// fix_audio_ns
module fix_audio_ns(
	output reg ack, 
	output reg overflow, 
	output reg [16-1:0] tx_data, 
	input [16-1:0] rx_data, 
	input [16+16+16+4-1:0] conf, 
	input req, 
	input enable, 
	input rstn, clk 
);
Size in the first run: about 7200 cells after synthesis, about 520 flip-flops.
export LEC_CHECK = 0
export ABC_AREA = 0
export CAP_MARGIN = 20
export CELL_PAD_IN_SITES_GLOBAL_PLACEMENT = 3
export CORE_MARGIN = 8
export CORE_UTILIZATION = 55
export CTS_CLUSTER_SIZE = 18
export GPL_TIMING_DRIVEN = 0
export MAX_ROUTING_LAYER = met4
export PLACE_DENSITY_LB_ADDON = 0.07
export SLEW_MARGIN = 15
export TNS_END_PERCENT = 15
create_clock -name core_clock -period 69.3 [get_ports {clk}]
run.sh (not shown) runs the stock make flow with config.mk's settings and CLKGATE_MAP_FILE=.
The starting point ended with an error in 3_1_place_gp_skip_io.
==> next run, changes <==
- ABC_AREA: 0 -> default
- CELL_PAD_IN_SITES_GLOBAL_PLACEMENT: 3 -> default
- CORE_MARGIN: 8 -> 2
- CORE_UTILIZATION: 55 -> 40
- CTS_CLUSTER_SIZE: 18 -> default
- GPL_TIMING_DRIVEN: 0 -> default
- MAX_ROUTING_LAYER: met4 -> default
- PLACE_DENSITY_LB_ADDON: 0.07 -> default
- SLEW_MARGIN: 15 -> 20
- TNS_END_PERCENT: 15 -> default
- clock period: 69.3 -> 90.0 ns (I/O delays scaled with it)
Now the flow finished clean.
Die area rises by a quarter to a third.
Synthesized cell count is unchanged.
Area after synthesis does not change.
==> next run, changes <==
- ABC_AREA: default -> 1
- CELL_PAD_IN_SITES_DETAIL_PLACEMENT: default -> 1
- CELL_PAD_IN_SITES_GLOBAL_PLACEMENT: default -> 1
- GPL_ROUTABILITY_DRIVEN: default -> 0
- GPL_TIMING_DRIVEN: default -> 0
- SLEW_MARGIN: 20 -> 25
What happened: Final area grows by 2.9%; maximum frequency grows by 1.1%; via count grows by 8.1%; worst hold slack barely changes; die area grows by 1.5%; register-to-register slack improves by 0.93 ns.
==> next run, changes <==
- ABC_AREA: 1 -> default
- CELL_PAD_IN_SITES_DETAIL_PLACEMENT: 1 -> default
- CELL_PAD_IN_SITES_GLOBAL_PLACEMENT: 1 -> default
- CORE_UTILIZATION: 40 -> 72
- GPL_ROUTABILITY_DRIVEN: 0 -> default
- GPL_TIMING_DRIVEN: 0 -> default
- PLACE_DENSITY_LB_ADDON: default -> 0.24
- SLEW_MARGIN: 25 -> 20
Global-route usage is higher by 17 points.
Hold slack improved by 0.018 ns.
Synthesized area decreases by about 1.5%.
Routed wire length drops by 14%.
Sequential share of layout area went up by 1.1 points.
Clock-buffer cell count came out lower by 10.
==> next run, changes <==
- CORE_UTILIZATION: 72 -> 57
- PLACE_DENSITY_LB_ADDON: 0.24 -> default
- clock period: 90.0 -> 47.9 ns (I/O delays scaled with it)
What happened:
- This time the run finished but failed the layout checks on setup timing
- global-route usage decreases by 3.1 points
- worst setup slack gets worse by 36 ns
- critical path depth rose by 2
- cell area goes up by about 30%
- die area went up by 26%
- via count went up by about 18%
- wire length goes up by 24%
- sequential share of layout area shrinks by 4.7 points
==> next run, changes <==
- CORE_UTILIZATION: 57 -> 72
- PLACE_DENSITY_LB_ADDON: default -> 0.24
- clock period: 47.9 -> 86.0 ns (I/O delays scaled with it)
What happened: This time the run produced a clean layout; sequential share of layout area goes up by 4.2 points; via count goes down by roughly a tenth; global-route usage goes up by 2.0 points; worst setup slack improves by 34 ns; register-to-register slack improves by 34 ns.


Starting RTL as in the previous note.
clock: 69.3 ns
lec_check: 0
abc_area: 1
cap_margin: 20
cell_pad_in_sites_global_placement: 1
core_margin: 8
core_utilization: 55
cts_cluster_size: 18
gpl_timing_driven: 0
max_routing_layer: met4
place_density_lb_addon: 0.07
setup_slack_margin: 5.0
slew_margin: 15
tns_end_percent: 15
The first run completed, yet does not pass: setup timing.
Then changed:
Settings changed: ABC_AREA 1 to 0, CELL_PAD_IN_SITES_GLOBAL_PLACEMENT 1 to 3, CORE_ASPECT_RATIO from default to 1.82, CORE_UTILIZATION 55 to 19, CTS_CLUSTER_SIZE 18 to 71, GPL_ROUTABILITY_DRIVEN from default to 0, MIN_ROUTING_LAYER from default to met2, SETUP_SLACK_MARGIN 5.0 to default.
Clock period 69.3 ns to 77.5 ns, I/O delays scaled along.
The new run finished but failed the layout checks on setup timing; utilization decreases by 46 points; design area is higher slightly; die size grows to 2.8 times its value; via count rises by about a fifth; sequential share of layout area decreases by 0.27 points.
Then changed:
Settings changed: ABC_AREA 0 to default, CELL_PAD_IN_SITES_GLOBAL_PLACEMENT 3 to default, CORE_ASPECT_RATIO 1.82 to default, CORE_MARGIN 8 to 2, CORE_UTILIZATION 19 to 42, CTS_CLUSTER_SIZE 71 to default, GPL_ROUTABILITY_DRIVEN 0 to default, GPL_TIMING_DRIVEN 0 to default, MAX_ROUTING_LAYER met4 to default, MIN_ROUTING_LAYER met2 to default, PLACE_DENSITY_LB_ADDON 0.07 to default, SLEW_MARGIN 15 to 20, TNS_END_PERCENT 15 to default.
Clock period 77.5 ns to 86.2 ns, I/O delays scaled along.
The new run finished with timing, DRC and antenna clean.
Clock skew came out higher by 0.018 ns.
Worst setup slack gains 12 ns.
Die area came out lower by well over a third.
Register-to-register slack gains 12 ns.
Routed wire length fell by well over a third.
Via count shrinks by a quarter to a third.
Core utilization climbs by 23 points.
Then changed:
Settings changed: ABC_AREA from default to 1, CORE_UTILIZATION 42 to 72, CTS_CLUSTER_DIAMETER from default to 400, CTS_CLUSTER_SIZE from default to 100, PLACE_DENSITY from default to 0.4.
Clock period 86.2 ns to 16.8 ns, I/O delays scaled along.
=> The changed run ended with an error in clock tree synthesis (4_1_cts); synthesized area climbs by 1.5%; die size drops by 40%; synthesized cell count climbs by 20%.
Then changed:
Settings changed: CTS_CLUSTER_DIAMETER 400 to 215, CTS_CLUSTER_SIZE 100 to 60, PLACE_DENSITY 0.4 to 0.35, SETUP_SLACK_MARGIN from default to 5.0.
Clock period 16.8 ns to 76.5 ns, I/O delays scaled along.
Outcome:
- The new run died in global routing (5_1_grt) with GRT-0232
- synthesized cell count stays the same
- synthesized area stays the same
- die size does not change
Then changed:
Settings changed: CORE_UTILIZATION 72 to 62, CTS_CLUSTER_DIAMETER 215 to 275, CTS_CLUSTER_SIZE 60 to 96, PLACE_DENSITY 0.35 to default, SETUP_SLACK_MARGIN 5.0 to default.
Clock period 76.5 ns to 64.4 ns, I/O delays scaled along.
The changed run did not get past global routing (5_1_grt).
Die size rose by 16%.
Synthesized cell count is unchanged.
Synthesized area is unchanged.


Starting RTL as in the previous note.
Settings: LEC_CHECK=0, CAP_MARGIN=20, CORE_MARGIN=2, CORE_UTILIZATION=72, CTS_CLUSTER_DIAMETER=231, CTS_CLUSTER_SIZE=61, MAX_ROUTING_LAYER=met4, SETUP_SLACK_MARGIN=3.8, SLEW_MARGIN=20; clock period 77.0 ns.
The first run ended with an error in global routing (5_1_grt), error GRT-0232.
Next try:
- CORE_UTILIZATION: 72 -> 71
- CTS_CLUSTER_DIAMETER: 231 -> unset
- CTS_CLUSTER_SIZE: 61 -> 35
- MAX_ROUTING_LAYER: met4 -> unset
- SETUP_SLACK_MARGIN: 3.8 -> unset
- clock period: 77.0 -> 84.7 ns (I/O delays scaled with it)
With this change the flow finished clean.
Synthesized cell count stays the same.
Area after synthesis does not change.
Die area rises by 1.4%.
Next try:
- CORE_UTILIZATION: 71 -> 16
- CTS_CLUSTER_SIZE: 35 -> unset
- clock period: 84.7 -> 103.0 ns (I/O delays scaled with it)
The new run went through all stages and came out clean.
Synthesized area is unchanged.
Via count falls by about 10%.
Critical path depth rises by 11.
Clock skew falls by 0.0040 ns.
Synthesized cell count is unchanged.
Wire length falls by about 2.3%.
Sequential cell count stays the same.
Count of clock-buffer cells in the layout rises by 11.
Final area rises by 1.7%.
Die size rises to 4.4 times its value.
Non-clock buffer count falls by 333.
Next try:
- CORE_UTILIZATION: 16 -> 40
- clock period: 103.0 -> 86.2 ns (I/O delays scaled with it)
Fmax goes up by 17%.
Cell area goes down by about 1.2%.
Die size drops by about 60%.
Global-route usage increases by 16 points.
Routed wire length came out lower by about 0.7%.
Worst hold slack is about the same.
Utilization climbs by 27 points.


Starting RTL as in the previous note.
## fix_audio_ns
module fix_audio_ns(
	output reg ack, 
	output reg overflow, 
	output reg [16-1:0] tx_data, 
	input [16-1:0] rx_data, 
	input [16+16+16+4-1:0] conf, 
	input req, 
	input enable, 
	input rstn, clk 
);
make LEC_CHECK=0 ABC_AREA=1 CAP_MARGIN=0 CORE_MARGIN=2 CORE_UTILIZATION=72 CTS_CLUSTER_DIAMETER=400 CTS_CLUSTER_SIZE=10 PLACE_DENSITY=0.4 SLEW_MARGIN=20 TNS_END_PERCENT=5 finish   # period 16.8 ns
The baseline did not get past global routing (5_1_grt) on GRT-0116.
Rerun with:
- ABC_AREA: 1 -> unset
- CAP_MARGIN: 0 -> 20
- CORE_UTILIZATION: 72 -> 71
- CTS_CLUSTER_DIAMETER: 400 -> unset
- CTS_CLUSTER_SIZE: 10 -> 36
- PLACE_DENSITY: 0.4 -> unset
- TNS_END_PERCENT: 5 -> unset
- clock period: 16.8 -> 84.7 ns (I/O delays scaled with it)
Outcome: Now the flow completed with no timing, DRC or antenna violations; die size stays flat; synthesized area fell by 1.5%; synthesized cell count falls by 17%.
Rerun with:
- CORE_ASPECT_RATIO: unset -> 1.96
- CORE_UTILIZATION: 71 -> 40
- CTS_CLUSTER_SIZE: 36 -> unset
- SETUP_SLACK_MARGIN: unset -> -2.0
- SLEW_MARGIN: 20 -> 5
- clock period: 84.7 -> 90.0 ns (I/O delays scaled with it)
Worst hold slack loses 0.0087 ns; setup slack gains 1.2 ns; via count came out lower by 6.3%; cell area came out lower by 1.3%; die size came out higher by 77%.
Rerun with:
- ABC_AREA: unset -> 1
- CORE_ASPECT_RATIO: 1.96 -> unset
- CORE_UTILIZATION: 40 -> 57
- CTS_CLUSTER_SIZE: unset -> 18
- GPL_TIMING_DRIVEN: unset -> 1
- MAX_ROUTING_LAYER: unset -> met4
- PLACE_DENSITY_LB_ADDON: unset -> 0.07
- SETUP_SLACK_MARGIN: -2.0 -> 5.0
- SLEW_MARGIN: 5 -> 35
- TNS_END_PERCENT: unset -> 15
=> Global-route usage came out higher by 7.0 points; via count came out higher by 2.8%; routed wire length came out lower by 14%; first-iteration DRC count came out higher by 62%; worst hold slack is worse by 0.0038 ns; count of clock-buffer cells in the layout came out higher by 16; final area came out lower by 0.90%; setup slack is better by 6.8 ns.


Starting RTL as in the previous note.
clock: 110.0 ns
lec_check: 0
abc_area: 1
cap_margin: 20
core_margin: 2
core_utilization: 17
cts_cluster_size: 18
gpl_timing_driven: 0
max_routing_layer: met4
place_density_lb_addon: 0.07
setup_slack_margin: 5.0
slew_margin: 35
tns_end_percent: 15
Rerun with:
- CORE_UTILIZATION: 17 -> 72
- CTS_CLUSTER_DIAMETER: unset -> 208
- CTS_CLUSTER_SIZE: 18 -> 71
- GPL_TIMING_DRIVEN: 0 -> 1
- TNS_END_PERCENT: 15 -> 5
- clock period: 110.0 -> 68.7 ns (I/O delays scaled with it)
=> This time the run did not get past global routing. Synthesized cell count does not change. Area after synthesis is unchanged. Die size decreases by 76%.
Rerun with:
- CAP_MARGIN: 20 -> 15
- CORE_ASPECT_RATIO: unset -> 0.91
- CTS_CLUSTER_DIAMETER: 208 -> unset
- CTS_CLUSTER_SIZE: 71 -> 22
- GPL_TIMING_DRIVEN: 1 -> unset
- PLACE_DENSITY_LB_ADDON: 0.07 -> unset
- SETUP_SLACK_MARGIN: 5.0 -> unset
- SLEW_MARGIN: 35 -> 20
- TNS_END_PERCENT: 5 -> unset
- clock period: 68.7 -> 63.2 ns (I/O delays scaled with it)
Result: The changed run ended with an error in global routing (GRT-0116). Die area stays flat. Synthesized cell count does not change. Synthesized area does not change.
Rerun with:
- ABC_AREA: 1 -> unset
- CAP_MARGIN: 15 -> 20
- CORE_ASPECT_RATIO: 0.91 -> unset
- CORE_UTILIZATION: 72 -> 66
- CTS_CLUSTER_SIZE: 22 -> 61
- clock period: 63.2 -> 77.0 ns (I/O delays scaled with it)
=>
- The new run finished but fails on setup timing
- synthesized area went down by 1.5%
- die area grows by 7.3%
- synthesized cell count went down by 17%
Rerun with:
- ABC_AREA: unset -> 1
- CAP_MARGIN: 20 -> 5
- CORE_UTILIZATION: 66 -> 72
- CTS_CLUSTER_DIAMETER: unset -> 215
- CTS_CLUSTER_SIZE: 61 -> 60
- clock period: 77.0 -> 68.3 ns (I/O delays scaled with it)
Outcome: The changed run stopped in global routing, error GRT-0232; synthesized area increases by 1.5%; die area decreases by 6.8%; synthesized cell count increases by 20%.


Starting RTL as in the previous note.
make LEC_CHECK=0 ABC_AREA=1 CAP_MARGIN=20 CORE_MARGIN=2 CORE_UTILIZATION=72 CTS_CLUSTER_SIZE=18 GPL_TIMING_DRIVEN=1 MAX_ROUTING_LAYER=met4 PLACE_DENSITY_LB_ADDON=0.07 SETUP_SLACK_MARGIN=2.14 SLEW_MARGIN=35 TNS_END_PERCENT=5 finish   # period 75.5 ns
The first run finished but fails on setup timing.
Edit:
- CAP_MARGIN: 20 -> 40
- CTS_CLUSTER_DIAMETER: default -> 215
- CTS_CLUSTER_SIZE: 18 -> 60
- GPL_TIMING_DRIVEN: 1 -> default
- PLACE_DENSITY_LB_ADDON: 0.07 -> default
- SETUP_SLACK_MARGIN: 2.14 -> default
- SLEW_MARGIN: 35 -> 20
- TNS_END_PERCENT: 5 -> default
- clock period: 75.5 -> 68.3 ns (I/O delays scaled with it)
Effect: This time the run died in global routing (5_1_grt) with GRT-0232. Die size is unchanged. Synthesized area does not change. Synthesized cell count does not change.
Edit:
- ABC_AREA: 1 -> default
- CAP_MARGIN: 40 -> 20
- CTS_CLUSTER_DIAMETER: 215 -> 231
- CTS_CLUSTER_SIZE: 60 -> 61
- SETUP_SLACK_MARGIN: default -> 4.2
- clock period: 68.3 -> 77.0 ns (I/O delays scaled with it)
Outcome: The changed run did not get past global routing (5_1_grt) on GRT-0232. Synthesized area is lower by 1.5%. Synthesized cell count is lower by 17%. Die area falls by 1.5%.


== build 87 ==
Starting RTL as in the previous note.
Design fix_audio_ns, start of the top module:
module fix_audio_ns(
	output reg ack, 
	output reg overflow, 
	output reg [16-1:0] tx_data, 
	input [16-1:0] rx_data, 
	input [16+16+16+4-1:0] conf, 
	input req, 
	input enable, 
	input rstn, clk 
);
clock: 92.4 ns
lec_check: 0
cap_margin: 20
cell_pad_in_sites_detail_placement: 1
core_aspect_ratio: 1.36
core_margin: 8
core_utilization: 27
hold_slack_margin: 0.17
place_density: 0.37
setup_slack_margin: -2.0
slew_margin: 5
Build 87 finished every stage and its layout cleared the timing, DRC and antenna checks.
> inputs changed (build 87 -> build 15)
Settings: SLEW_MARGIN changed from 5 to 25; GPL_TIMING_DRIVEN newly set to 0; ABC_AREA newly set to 1; CELL_PAD_IN_SITES_DETAIL_PLACEMENT removed (was 1); HOLD_SLACK_MARGIN removed (was 0.17); SETUP_SLACK_MARGIN removed (was -2.0); CORE_UTILIZATION changed from 27 to 40; CORE_MARGIN changed from 8 to 2; PLACE_DENSITY removed (was 0.37); CORE_ASPECT_RATIO removed (was 1.36); the clock period (ns, I/O delays scaled along) changed from 92.4 to 90.0.
[summary]
- Build 15 reports its master of the slowest instance on the critical path as edfxtp_1 while build 87 reports or4_1.
- Utilization build 87 -> build 15: up
- Changes observed in build 15 relative to build 87: wire length of the first global-routing pass went down by about 16%; critical path depth rose about 44%; site row count lost 59.
- Re via count: build 87 was lower than build 15.
- Relative to build 87, the number of non-clock buffers measured on build 15 has increased by more than a quarter.
### build 15 -> build 47
Settings: clearing ABC_AREA, which used to be 1; putting MIN_ROUTING_LAYER at met1 where nothing was set; swapping 20 for 10 in CAP_MARGIN; putting PLACE_DENSITY_LB_ADDON at 0.08 where nothing was set; putting MAX_ROUTING_LAYER at met5 where nothing was set; putting GPL_ROUTABILITY_DRIVEN at 1 where nothing was set; swapping 25 for 5 in SLEW_MARGIN; swapping 2 for 4 in CORE_MARGIN; putting CELL_PAD_IN_SITES_DETAIL_PLACEMENT at 1 where nothing was set; putting SETUP_SLACK_MARGIN at 5.0 where nothing was set; putting HOLD_SLACK_MARGIN at -0.07 where nothing was set; clearing GPL_TIMING_DRIVEN, which used to be 0; putting CORE_ASPECT_RATIO at 1.96 where nothing was set; putting CTS_CLUSTER_DIAMETER at 24 where nothing was set.
Area fraction in full adders, half adders and majority gates for build 47: 0.31 points up relative to build 15
Worst path buffer plus inverter count was higher in the run labelled build 15.
Between build 15 and build 47, the flow reports cell area increasing by a few percent.
From build 15 to build 47 the numbers moved as follows: arrival time reported for the critical path endpoint fell 2.00 ns, average wire length per cell after detail routing rose about 43%.
Note that the non-clock buffer count recorded for build 47 amounts to 1.12 times the value seen in build 15.
Clock input transition at the sequential cells of the worst setup and hold paths of build 47 is on par with build 15.
